== build 81 ==
## uart_top
module uart_top (
	input 		clk,    
	input 		rst_n,
	input 		uart_rx,
	output		uart_tx
);
clock: 6.52 ns
lec_check: 0
cap_margin: 20
cell_pad_in_sites_detail_placement: 2
core_aspect_ratio: 1.18
core_margin: 2
core_utilization: 34
cts_cluster_diameter: 130
cts_cluster_size: 40
gpl_routability_driven: 0
place_density_lb_addon: 0.06
setup_slack_margin: 0.82
slew_margin: 10
tns_end_percent: 20
run.sh (not shown) runs the stock make flow with config.mk's settings and CLKGATE_MAP_FILE=.
Build 81 closes out successfully: all stages finished, all timing, DRC and antenna checks passed.
Inputs modified between build 81 and build 8:
Settings: CORE_ASPECT_RATIO: 1.18 -> unset; CTS_CLUSTER_SIZE: 40 -> 24; SLEW_MARGIN: 10 -> 20; GPL_ROUTABILITY_DRIVEN: 0 -> unset; SETUP_SLACK_MARGIN: 0.82 -> unset; PLACE_DENSITY_LB_ADDON: 0.06 -> unset; CELL_PAD_IN_SITES_DETAIL_PLACEMENT: 2 -> unset; CORE_UTILIZATION: 34 -> 70; TNS_END_PERCENT: 20 -> unset; CTS_CLUSTER_DIAMETER: 130 -> unset; the clock period (ns, I/O delays scaled along): 6.52 -> 15.6.
### Flow results
When build 8 is measured against build 81, its register-to-register path setup slack turns out 9.18 ns higher.
Build 8 vs. build 81: power density over the cells has decreased; hold slack flat.
Summed standard-cell area reported by yosys: build 81 vs build 8 identical
Build 8 ends up with a number of vias after detailed routing that is 61 lower than in build 81.
### build 8 -> build 90
Settings: changing CORE_UTILIZATION from 70 to 72; removing CTS_CLUSTER_SIZE (formerly 24); changing the clock period (ns, I/O delays scaled along) from 15.6 to 5.89.
--- outcome ---
Going from build 8 to build 90, data required time of the worst path shows a reduction of 9.71 ns, wire length reported by the detailed router shows a reduction of 0.96%. Status: post-route cell area parity (build 90, build 8). Status: share of cell area taken by flip-flops and latches parity (build 90, build 8). On data arrival time of the worst path: between build 90 and build 8, it ends up higher for build 8. In build 90, clock group power is higher than in build 8. On via count, build 90 and build 8 are neck and neck. Relative to build 8, vertical die dimension decreased by about 1.3% in build 90. Total power after layout (build 90 vs. build 8) increases by more than 100%. Cmp build 90 and build 8 / combinational share of power / higher: build 8.
diff inputs: build 90 => build 2
Settings: changing CORE_UTILIZATION from 72 to 40; changing the clock period (ns, I/O delays scaled along) from 5.89 to 20.0.
Findings:
Build 2 went all the way through the flow, and no timing, DRC or antenna check failed.
Clock-buffer cell count, build 2 and build 90: higher on build 2
Global-route usage: build 2 < build 90
Area enclosed by the die boundary on build 2 is up relative to build 90.
Cmp build 2 vs build 90: clock share of power higher in build 2
Number of antenna violations at the first check in global routing came out exactly the same in build 2 and build 90.
The inputs of build 80 differ from those of build 2 as listed below.
Settings: CELL_PAD_IN_SITES_DETAIL_PLACEMENT newly set to 1; ABC_AREA newly set to 1; SLEW_MARGIN changed from 20 to 35; CTS_CLUSTER_SIZE newly set to 26; CELL_PAD_IN_SITES_GLOBAL_PLACEMENT newly set to 2; HOLD_SLACK_MARGIN newly set to 0.04; GPL_ROUTABILITY_DRIVEN newly set to 1; CORE_ASPECT_RATIO newly set to 0.55; TNS_END_PERCENT newly set to 20; CTS_CLUSTER_DIAMETER newly set to 73.
--- outcome ---
Capturing instance or port of the critical path = uart_rx_m0.recv_data_r[1]$_DFFE_PP_: build 2; capturing instance or port of the critical path = uart_rx_m0.recv_data_r[4]$_DFFE_PP_: build 80. Looking at build 80 and build 2, the post-route clock period utilization is a wash. Proportion of power drawn by the clock network ended up 2.5 points lower on build 80 than on build 2. [compare] base=build 2 new=build 80: wire length of the first global-routing pass now larger, cell area after placement now larger. Build 80 ended with more routed length on met1 than build 2.


Starting RTL as in the previous note.
export LEC_CHECK = 0
export ABC_AREA = 1
export CAP_MARGIN = 20
export CELL_PAD_IN_SITES_GLOBAL_PLACEMENT = 3
export CORE_ASPECT_RATIO = 0.55
export CORE_MARGIN = 5
export CORE_UTILIZATION = 40
export CTS_CLUSTER_SIZE = 26
export GPL_ROUTABILITY_DRIVEN = 0
export HOLD_SLACK_MARGIN = 0.04
export SLEW_MARGIN = 35
create_clock -name core_clock -period 20.0 [get_ports {clk}]
Rerun with:
Settings changed: CELL_PAD_IN_SITES_GLOBAL_PLACEMENT 3 to default, CORE_ASPECT_RATIO 0.55 to default, CORE_MARGIN 5 to 2, CORE_UTILIZATION 40 to 49, CTS_CLUSTER_DIAMETER from default to 323, CTS_CLUSTER_SIZE 26 to 98, GPL_ROUTABILITY_DRIVEN 0 to default, HOLD_SLACK_MARGIN 0.04 to default, PLACE_DENSITY from default to 0.39, SLEW_MARGIN 35 to 20, TNS_END_PERCENT from default to 20.
Effect: Global-route usage went up by 2.7 points. Fmax is lower by 4.8%. Wire length decreases by 17%. Cell count shrinks by 4.5%. Worst setup slack loses 0.30 ns. Final area fell by 0.96%. First-iteration DRC count falls by 20%.
Rerun with:
Settings changed: ABC_AREA 1 to default, CORE_UTILIZATION 49 to 65, CTS_CLUSTER_DIAMETER 323 to default, CTS_CLUSTER_SIZE 98 to default, PLACE_DENSITY 0.39 to default, SETUP_SLACK_MARGIN from default to 4.89, TNS_END_PERCENT 20 to default.
=>
- The changed run finished clean
- core utilization goes up by 16 points
- area after synthesis goes down by a little under a tenth
- die size goes down by a quarter to a third
- setup slack gains 0.69 ns
- final cell count goes down by a quarter to a third
- clock power goes down by a quarter to a third
- first-iteration DRC count goes down by well over a third
- hold slack gains 0.012 ns
- design area goes down by roughly a tenth
- total power goes down by about a fifth
- non-clock buffer count is unchanged
Rerun with:
Settings changed: CELL_PAD_IN_SITES_GLOBAL_PLACEMENT from default to 1, CORE_UTILIZATION 65 to 37, CTS_CLUSTER_DIAMETER from default to 168, CTS_CLUSTER_SIZE from default to 63, PLACE_DENSITY from default to 0.49, SETUP_SLACK_MARGIN 4.89 to default, TNS_END_PERCENT from default to 100.
=> The new run passed the timing, design-rule and antenna checks; synthesized area is unchanged; register-to-register slack loses 0.11 ns; synthesized cell count does not change; final area increases by 3.2%; clock skew decreases by 0.0054 ns; setup slack loses 0.066 ns; core utilization decreases by 29 points.
Power figures rest on the tool's default switching activity, not on a simulated workload.
